==> v2 <==
==> flow/design.v <==
module Controller(Vppg, Find_Setting, CLK, rst_n, DC_Comp, PGA_Gain, CLK_Filter, LED_IR, LED_RED, IR_ADC_Value, RED_ADC_Value, LED_Drive);
input 		CLK;							 
input 		rst_n;							 
input 		Find_Setting;					 
input[7:0] 	Vppg;							 
output reg 			LED_IR;					 
output reg 			LED_RED;				 
output reg			CLK_Filter;				 
output reg  [3:0] 	LED_Drive;				 
output reg  [3:0] 	PGA_Gain;				 
output reg  [6:0] 	DC_Comp;				 
output reg  [7:0]   IR_ADC_Value;			 
output reg  [7:0]   RED_ADC_Value;			 
parameter 		 MAX_RAND_VOLTAGE = 250;
parameter 		 MIN_RAND_VOLTAGE = 5;
parameter		 MITTEL_VOLTAGE   = 127;
localparam[2:0]  INITIAL 			    = 3'b001;  
localparam[2:0]  IDLE         		    = 3'b010;  
localparam[2:0]  FIND_SETTING			= 3'b000;
localparam[2:0]  SWEEP_DC_COMP  		= 3'b011;  
localparam[2:0]  INCREASE_PGA_GAIN      = 3'b100;  
localparam[2:0]  OSCILLATE   	     	= 3'b101;  
localparam[2:0]  FIRST_DC_COMP   		= 3'b110;  
reg [9:0]  	counter;						 
reg [3:0] 	gaintemp;						
reg [3:0] 	PGA_Gain_IR;					 
reg [3:0] 	PGA_Gain_RED;					 
reg [2:0]   currentState, nextState;		 
reg [7:0]   DC_left, DC_right, DC_Comp_temp;  
reg [6:0]   DC_Comp_IR;						 
reg [6:0]   DC_Comp_RED; 				     
reg [1:0]	red_on_flag; 					 
reg [9:0]   min_index;						 
reg [9:0]   max_index;						 
reg [7:0]  	temp_min;						 
reg [7:0]  	temp_max;						 
reg [3:0]   gaintemp_max;
reg [3:0]   gaintemp_min;
reg 		start;
always@(posedge CLK or negedge rst_n) begin
	if(~rst_n)begin
		currentState  <= INITIAL;	
	end
    else begin 
		currentState  <= nextState;
	end
end
always@(posedge CLK) begin
	if(counter == 999) begin
			counter <= 0;
		end
		else if(counter >= 0) begin
		counter <= counter + 1;
		end
	 case(currentState)
		INITIAL: begin  
			nextState          <= FIND_SETTING;
			counter		       <= 0;
			PGA_Gain_RED 	   <= 0;
			PGA_Gain_IR		   <= 0;
			DC_Comp_temp	   <= 0;
			DC_Comp_IR 	       <= 0;
			DC_Comp_RED        <= 0; 
			red_on_flag        <= 1;  
			temp_min		   <= 255;
			temp_max           <= 0;
			min_index		   <= 0;
			max_index 		   <= 0;
			LED_IR			   <= 0;
			LED_RED			   <= 1;
			PGA_Gain		   <= 4'd0;
			gaintemp  		   <= 15;
			LED_Drive 	       <= 8;
			CLK_Filter         <= 0;
			gaintemp_max       <= 0;
			gaintemp_min       <= 0;
			start <= 0;
			DC_Comp            <= 0;
			IR_ADC_Value       <= 0;
			RED_ADC_Value      <= 0;
		end
		FIND_SETTING: begin  
		if(Find_Setting) begin
			nextState <= IDLE;
			end
		end
		IDLE: begin  
			DC_left	  <= 0;
			DC_right  <= MITTEL_VOLTAGE; 
            case(red_on_flag)   
                0: begin   
					nextState <= FIRST_DC_COMP;
		   		    LED_IR    <= 1;
		            LED_RED   <= 0;
                    DC_Comp   <= 0;
					temp_min  <= 255;
					temp_max  <= 0;
				end
				1: begin   
					nextState <= FIRST_DC_COMP;
		   			LED_IR    <= 0;
		   		    LED_RED   <= 1;
                    DC_Comp   <= 0; 	
					temp_min  <= 255;
					temp_max  <= 0;
				end 
				2: begin   
					if (Vppg < temp_min && LED_RED == 1) begin
		 				temp_min  <= Vppg;
		 				min_index <= counter;  
		 				nextState <= IDLE;
					end
					if (Vppg > temp_max && LED_RED == 1) begin
		 				temp_max  <= Vppg;
		 				max_index <= counter;  
						nextState <= IDLE;
					end
					if (counter == 999 && LED_RED == 1)begin  
						nextState <= SWEEP_DC_COMP;  
					end	
					if(LED_IR == 1) begin
						nextState <= SWEEP_DC_COMP;
					end				    
				end
                default:;
            endcase
		end 
		FIRST_DC_COMP:begin	 
			if ((DC_right - DC_left) > 1)begin 
				if(Vppg < MITTEL_VOLTAGE)begin
					DC_right 	    <= 	DC_Comp;
					DC_Comp_temp	<=  DC_Comp + DC_left;
					DC_Comp  		<=  DC_Comp_temp >>1;
				end else if(Vppg > MITTEL_VOLTAGE)begin
					DC_left 	    <=	DC_Comp;
					DC_Comp_temp 	<=  DC_Comp + DC_right;
					DC_Comp 	    <=  DC_Comp_temp >> 1;
				end else begin
					DC_left			<=	DC_Comp;
					DC_right		<=	DC_Comp;
				end	
			end else begin
				red_on_flag     	<=	 2;
				nextState			<= 	IDLE;					
			end
	    end
		SWEEP_DC_COMP: begin   
				if (counter < (((min_index +max_index) >> 1) + 7) && counter >= (((min_index + max_index) >> 1) - 7))begin 
					if(Vppg < MITTEL_VOLTAGE)begin
						DC_right 	    <= 	DC_Comp;
						DC_Comp_temp	<=  DC_Comp + DC_left;
						DC_Comp  		<=  DC_Comp_temp >>1;
					end else if(Vppg > MITTEL_VOLTAGE)begin
						DC_left 	    <=	DC_Comp;
						DC_Comp_temp    <=  DC_Comp + DC_right;
						DC_Comp 	    <=  DC_Comp_temp >> 1;
					end else begin
						DC_left			<=	DC_Comp;
						DC_right		<=	DC_Comp;
						nextState 		<= INCREASE_PGA_GAIN;
					end	
				end else if (counter >= (((min_index +max_index) >> 1) + 7)) begin 
					nextState	    <= INCREASE_PGA_GAIN;
				end         
		end
		INCREASE_PGA_GAIN: begin  
			if((counter >= max_index) && counter <= (max_index + 4'd15)) begin  
				if(Vppg < MAX_RAND_VOLTAGE) begin
					PGA_Gain <= PGA_Gain + 4'd1;
				end
				else begin
					gaintemp_max <= PGA_Gain;   
				end
				if(counter == (max_index + 4'd15)) begin   
					PGA_Gain <= 4'd0;
					start <= 1;
				end
			end
			if(start) begin
				start <= 0;
				if(2000 < gaintemp_max) begin
					red_on_flag    <= 0 ;
					counter    	   <= 0;  
					if(LED_IR) begin					 
						DC_Comp_IR    <= DC_Comp;		 
						PGA_Gain_IR   <= gaintemp_min; 	 
						nextState     <= OSCILLATE;
						PGA_Gain      <= 4'd0;  
						gaintemp      <= 15;
						gaintemp_max  <= 0;
						gaintemp_min  <= 0;
					end
					if(LED_RED) begin
						DC_Comp_RED   <= DC_Comp;		 
						PGA_Gain_RED  <= gaintemp_min;   
						nextState  	  <= IDLE; 			 
						PGA_Gain   	  <= 4'd0; 			 
						gaintemp      <= 15;
						gaintemp_max  <= 0;
						gaintemp_min  <= 0;
						LED_RED	      <= 0;
						LED_IR	      <= 1;
					end
				end
				else begin	
					red_on_flag 	  <= 0 ;
					counter    	      <= 0;  
					if(LED_IR) begin
						DC_Comp_IR    <= DC_Comp;		     
						PGA_Gain_IR   <= gaintemp_max; 		 
						nextState     <= OSCILLATE;			 
						PGA_Gain      <= 4'd0;  
						gaintemp      <= 15;
						gaintemp_max  <= 0;
						gaintemp_min  <= 0;
						LED_RED	      <= 1;
						LED_IR	      <= 0;
					end
					if(LED_RED) begin
						DC_Comp_RED   <= DC_Comp;			 
						PGA_Gain_RED  <= gaintemp_max;		 
						nextState     <= IDLE; 				 
						PGA_Gain      <= 4'd0; 				 
						gaintemp      <= 15;
						gaintemp_max  <= 0;
						gaintemp_min  <= 0;
						LED_RED	  	  <= 0;
						LED_IR	      <= 1;
					end
				end
			end
		end 
		OSCILLATE: begin  
			CLK_Filter <=~CLK_Filter;  
			if(counter == 9) begin	  
				LED_RED <= ~LED_RED; 
				LED_IR  <= ~LED_IR;
				counter <= 0;  
				if(LED_IR) begin
					DC_Comp  	  <= DC_Comp_RED;
					PGA_Gain 	  <= PGA_Gain_RED;
					IR_ADC_Value  <= Vppg;  
				end
				if(LED_RED) begin
					DC_Comp 	  <= DC_Comp_IR;
					PGA_Gain 	  <= PGA_Gain_IR;
					RED_ADC_Value <= Vppg;  
				end
			end	
		end
		default: nextState <= IDLE;
	endcase
end
endmodule
module FIR_Filter(
    input wire CLK,                  
    input wire CLK_Filter,           
    input wire [7:0] input_data,     
    input wire rst_n,                
    output reg [19:0] output_data    
);
parameter NUM_SHI_REGS = 22;	 
parameter NUM_ADD_REGS = 11;     
reg     [7:0]   shift_regs   [NUM_SHI_REGS-1:0];   
reg     [8:0]   add_regs     [NUM_ADD_REGS-1:0];   
reg 	[16:0]  order[NUM_ADD_REGS-1:0];  
wire    [7:0]   COEFFICIENTS [NUM_ADD_REGS-1:0];   
assign COEFFICIENTS[0]  =    8'd2;
assign COEFFICIENTS[1]  =    8'd10;
assign COEFFICIENTS[2]  =    8'd16;
assign COEFFICIENTS[3]  =    8'd28;
assign COEFFICIENTS[4]  =    8'd43;
assign COEFFICIENTS[5]  =    8'd60;
assign COEFFICIENTS[6]  =    8'd78;
assign COEFFICIENTS[7]  =    8'd95;
assign COEFFICIENTS[8]  =    8'd111;
assign COEFFICIENTS[9]  =    8'd122;
assign COEFFICIENTS[10] =    8'd128;
always @(posedge CLK or negedge rst_n) begin
    if (!rst_n) begin
        shift_regs[0]  <= 8'b0;
        shift_regs[1]  <= 8'b0;
        shift_regs[2]  <= 8'b0;
        shift_regs[3]  <= 8'b0;
        shift_regs[4]  <= 8'b0;
        shift_regs[5]  <= 8'b0;
        shift_regs[6]  <= 8'b0;
        shift_regs[7]  <= 8'b0;
        shift_regs[8]  <= 8'b0;
        shift_regs[9]  <= 8'b0;
        shift_regs[10] <= 8'b0;
        shift_regs[11] <= 8'b0;
        shift_regs[12] <= 8'b0;
        shift_regs[13] <= 8'b0;
        shift_regs[14] <= 8'b0;
        shift_regs[15] <= 8'b0;
        shift_regs[16] <= 8'b0;
        shift_regs[17] <= 8'b0;
        shift_regs[18] <= 8'b0;
        shift_regs[19] <= 8'b0;
        shift_regs[20] <= 8'b0;
        shift_regs[21] <= 8'b0;
        add_regs[0]  <= 9'b0;
        add_regs[1]  <= 9'b0;
        add_regs[2]  <= 9'b0;
        add_regs[3]  <= 9'b0;
        add_regs[4]  <= 9'b0;
        add_regs[5]  <= 9'b0;
        add_regs[6]  <= 9'b0;
        add_regs[7]  <= 9'b0;
        add_regs[8]  <= 9'b0;
        add_regs[9]  <= 9'b0;
        add_regs[10] <= 9'b0;
        order[0]  <= 17'b0;
        order[1]  <= 17'b0;
        order[2]  <= 17'b0;
        order[3]  <= 17'b0;
        order[4]  <= 17'b0;
        order[5]  <= 17'b0;
        order[6]  <= 17'b0;
        order[7]  <= 17'b0;
        order[8]  <= 17'b0;
        order[9]  <= 17'b0;
        order[10] <= 17'b0;
        output_data <= 20'd0;
    end else if (CLK_Filter) begin
        shift_regs[0]  <= input_data;
        shift_regs[1]  <= shift_regs[0];
        shift_regs[2]  <= shift_regs[1];
        shift_regs[3]  <= shift_regs[2];
        shift_regs[4]  <= shift_regs[3];
        shift_regs[5]  <= shift_regs[4];
        shift_regs[6]  <= shift_regs[5];
        shift_regs[7]  <= shift_regs[6];
        shift_regs[8]  <= shift_regs[7];
        shift_regs[9]  <= shift_regs[8];
        shift_regs[10] <= shift_regs[9];
        shift_regs[11] <= shift_regs[10];
        shift_regs[12] <= shift_regs[11];
        shift_regs[13] <= shift_regs[12];
        shift_regs[14] <= shift_regs[13];
        shift_regs[15] <= shift_regs[14];
        shift_regs[16] <= shift_regs[15];
        shift_regs[17] <= shift_regs[16];
        shift_regs[18] <= shift_regs[17];
        shift_regs[19] <= shift_regs[18];
        shift_regs[20] <= shift_regs[19];
        shift_regs[21] <= shift_regs[20];
        add_regs[0]     <= shift_regs[0] + shift_regs[21];
        add_regs[1]     <= shift_regs[1] + shift_regs[20];
        add_regs[2]     <= shift_regs[2] + shift_regs[19];
        add_regs[3]     <= shift_regs[3] + shift_regs[18];
        add_regs[4]     <= shift_regs[4] + shift_regs[17];
        add_regs[5]     <= shift_regs[5] + shift_regs[16];
        add_regs[6]     <= shift_regs[6] + shift_regs[15];
        add_regs[7]     <= shift_regs[7] + shift_regs[14];
        add_regs[8]     <= shift_regs[8] + shift_regs[13];
        add_regs[9]     <= shift_regs[9] + shift_regs[12];
        add_regs[10]    <= shift_regs[10] + shift_regs[11];
        order[0]    <= COEFFICIENTS[0] * add_regs[0];
        order[1]    <= COEFFICIENTS[1] * add_regs[1];
        order[2]    <= COEFFICIENTS[2] * add_regs[2];
        order[3]    <= COEFFICIENTS[3] * add_regs[3];
        order[4]    <= COEFFICIENTS[4] * add_regs[4];
        order[5]    <= COEFFICIENTS[5] * add_regs[5];
        order[6]    <= COEFFICIENTS[6] * add_regs[6];
        order[7]    <= COEFFICIENTS[7] * add_regs[7];
        order[8]    <= COEFFICIENTS[8] * add_regs[8];
        order[9]    <= COEFFICIENTS[9] * add_regs[9];
        order[10]   <= COEFFICIENTS[10] * add_regs[10];
	    output_data <=   order[0] + order[1] + order[2] + order[3] 
                       + order[4] + order[5] + order[6] + order[7] 
                       + order[8] + order[9] + order[10];
    end
end
endmodule
module Controller_FIR (
	input	[7:0] 	VPPG,             
	input 		  	Find_Setting,     
	input 		  	CLK,              
	input 		  	rst_n,            
	output 	[6:0] 	DC_Comp,          
	output 	[3:0] 	pga_Gain,         
	output 		  	LED_IR,           
	output 		  	LED_RED,          
	output  [19:0] 	Out_RED_Filtered, 
	output  [19:0] 	Out_IR_Filtered,  
	output  [3:0] 	LED_Drive         
);
	wire [7:0] IR_ADC_Value, RED_ADC_Value;
	wire 	   CLK_Filter;
	reg        CLK_Filter_q;    
	wire       Filter_En;       
	always @(posedge CLK or negedge rst_n) begin
		if (!rst_n) CLK_Filter_q <= 1'b0;
		else        CLK_Filter_q <= CLK_Filter;
	end
	assign Filter_En = CLK_Filter & ~CLK_Filter_q;
    Controller ct(  .Vppg(VPPG), 
                    .Find_Setting(Find_Setting), 
                    .CLK(CLK), 
                    .rst_n(rst_n), 
                    .DC_Comp(DC_Comp), 
                    .PGA_Gain(pga_Gain), 
                    .CLK_Filter(CLK_Filter), 
                    .LED_IR(LED_IR), 
                    .LED_RED(LED_RED),
                    .IR_ADC_Value(IR_ADC_Value), 
                    .RED_ADC_Value(RED_ADC_Value), 
                    .LED_Drive(LED_Drive)); 
	FIR_Filter red( .CLK(CLK),
                    .CLK_Filter(Filter_En), 
                    .input_data(RED_ADC_Value),
                    .rst_n(rst_n),  
                    .output_data(Out_RED_Filtered));
	FIR_Filter ir(  .CLK(CLK),
                    .CLK_Filter(Filter_En), 
                    .input_data(IR_ADC_Value),
                    .rst_n(rst_n),  
                    .output_data(Out_IR_Filtered));
endmodule
==> flow/run.sh <==
#!/bin/bash
# the make line also repeats each setting of config.mk as NAME=value (left out here)
make -C /OpenROAD-flow-scripts/flow DESIGN_CONFIG=/design/flow/config.mk WORK_HOME=/design/flow/orfs CLKGATE_MAP_FILE= finish
==> flow/config.mk <==
export PLATFORM = sky130hd
export DESIGN_NAME = Controller_FIR
export DESIGN_NICKNAME = Controller_FIR
export VERILOG_FILES = /design/flow/design.v
export SDC_FILE = /design/flow/constraint.sdc
export NUM_CORES = 4
export LEC_CHECK = 0
export CAP_MARGIN = 40
export CORE_MARGIN = 2
export CORE_UTILIZATION = 72
export CTS_CLUSTER_DIAMETER = 280
export CTS_CLUSTER_SIZE = 21
export PLACE_DENSITY_LB_ADDON = 0.01
export SETUP_SLACK_MARGIN = 0.42
export SLEW_MARGIN = 20
==> flow/constraint.sdc <==
create_clock -name core_clock -period 5.92 [get_ports {CLK}]
set_input_delay 1.1840 -clock core_clock [delete_from_list [all_inputs] [get_ports {CLK}]]
set_output_delay 1.1840 -clock core_clock [all_outputs]
set_load 0.01 [all_outputs]
==> v13: changes against v2 <==
==> flow/config.mk (replaced) <==
export PLATFORM = sky130hd
export DESIGN_NAME = Controller_FIR
export DESIGN_NICKNAME = Controller_FIR
export VERILOG_FILES = /design/flow/design.v
export SDC_FILE = /design/flow/constraint.sdc
export NUM_CORES = 4
export LEC_CHECK = 0
export ABC_AREA = 1
export CAP_MARGIN = 20
export CORE_MARGIN = 2
export CORE_UTILIZATION = 72
export CTS_CLUSTER_DIAMETER = 224
export PLACE_DENSITY_LB_ADDON = 0.02
export SLEW_MARGIN = 20
==> flow/constraint.sdc (replaced) <==
create_clock -name core_clock -period 5.2 [get_ports {CLK}]
set_input_delay 1.0400 -clock core_clock [delete_from_list [all_inputs] [get_ports {CLK}]]
set_output_delay 1.0400 -clock core_clock [all_outputs]
set_load 0.01 [all_outputs]
==> v20: changes against v2 <==
==> flow/config.mk (replaced) <==
export PLATFORM = sky130hd
export DESIGN_NAME = Controller_FIR
export DESIGN_NICKNAME = Controller_FIR
export VERILOG_FILES = /design/flow/design.v
export SDC_FILE = /design/flow/constraint.sdc
export NUM_CORES = 4
export LEC_CHECK = 0
export ABC_AREA = 1
export CAP_MARGIN = 20
export CORE_MARGIN = 2
export CORE_UTILIZATION = 72
export CTS_CLUSTER_DIAMETER = 224
export PLACE_DENSITY_LB_ADDON = 0.02
export SLEW_MARGIN = 20
export TNS_END_PERCENT = 5
==> flow/constraint.sdc (replaced) <==
create_clock -name core_clock -period 4.02 [get_ports {CLK}]
set_input_delay 0.8040 -clock core_clock [delete_from_list [all_inputs] [get_ports {CLK}]]
set_output_delay 0.8040 -clock core_clock [all_outputs]
set_load 0.01 [all_outputs]
==> v35: changes against v2 <==
==> flow/config.mk (replaced) <==
export PLATFORM = sky130hd
export DESIGN_NAME = Controller_FIR
export DESIGN_NICKNAME = Controller_FIR
export VERILOG_FILES = /design/flow/design.v
export SDC_FILE = /design/flow/constraint.sdc
export NUM_CORES = 4
export LEC_CHECK = 0
export CAP_MARGIN = 20
export CORE_MARGIN = 2
export CORE_UTILIZATION = 54
export CTS_CLUSTER_SIZE = 60
export HOLD_SLACK_MARGIN = 0.3
export SLEW_MARGIN = 20
==> flow/constraint.sdc (replaced) <==
create_clock -name core_clock -period 5.39 [get_ports {CLK}]
set_input_delay 1.0780 -clock core_clock [delete_from_list [all_inputs] [get_ports {CLK}]]
set_output_delay 1.0780 -clock core_clock [all_outputs]
set_load 0.01 [all_outputs]
==> results.ini <==
[outcome]
outcome=finished with violations
so.violations=negative setup slack

[placed_design]
dp_slack_ps=-577.2

[synthesis]
synth.top_cells.by_count=2,448 x nand2_1, 1,129 x inv_1, 875 x dfrtp_1, 751 x ha_1, 576 x o21ai_0

[final_timing]
setup_viol=21
worst_slack_ps=-560.4
setup_tns_ps=-7735

[floorplanning]
rows=113

[run]
tool_warnings=84

[final_layout]
final_nets=9384

[min_path]
min_from=ct.nextState[1]

[grt]
first_global_vias=53877

[critical_path]
ff2ff_path_depth=29

That was v13.
==> results.ini <==
[critical_path]
ff2ff_path_depth=29

[final_timing]
setup_viol=34
setup_tns_ps=-38920
worst_slack_ps=-1696

[placed_design]
dp_slack_ps=-1854

[outcome]
outcome=finished with violations
so.violations=negative setup slack

[synthesis]
synth.top_cells.by_count=2,448 x nand2_1, 1,129 x inv_1, 875 x dfrtp_1, 751 x ha_1, 576 x o21ai_0

[run]
tool_warnings=76

[grt]
first_global_vias=54934

[final_layout]
final_nets=9513

That was v20.
==> results.ini <==
[outcome]
outcome=finished with violations
so.violations=negative setup slack

[critical_path]
crit_buf_inv=10
ff2ff_path_depth=30

[final_layout]
regArea_sq_um=25760
final_nets=8305

[clock_tree]
h-tree-depth=2

[grt]
first_global_vias=47989

[final_timing]
setup_viol=14
max_freq_mhz=157.8
worst_slack_ps=-418.5

[synthesis]
synth.top_cells.by_count=1,837 x nand2_1, 875 x dfrtp_1, 808 x inv_1, 751 x ha_1, 494 x o21ai_0

[run]
tool_warnings=88

[routing]
viasPerCell=5.692

[min_path]
min_from=ct.nextState[1]

That was v2.
==> results.ini <==
[outcome]
outcome=finished with violations
so.violations=negative setup slack

[final_layout]
final_nets=8393

[final_timing]
worst_slack_ps=-724.0
setup_tns_ps=-9478
setup_viol=21

[floorplanning]
rows=130

[synthesis]
synth.top_cells.by_count=1,837 x nand2_1, 875 x dfrtp_1, 808 x inv_1, 751 x ha_1, 494 x o21ai_0
ys_sh_mux_pct=0.4475

[placed_design]
dp_slack_ps=-951.6

[run]
tool_warnings=86

[critical_path]
ff2ff_path_depth=30

[grt]
first_global_vias=47373

That was v35.
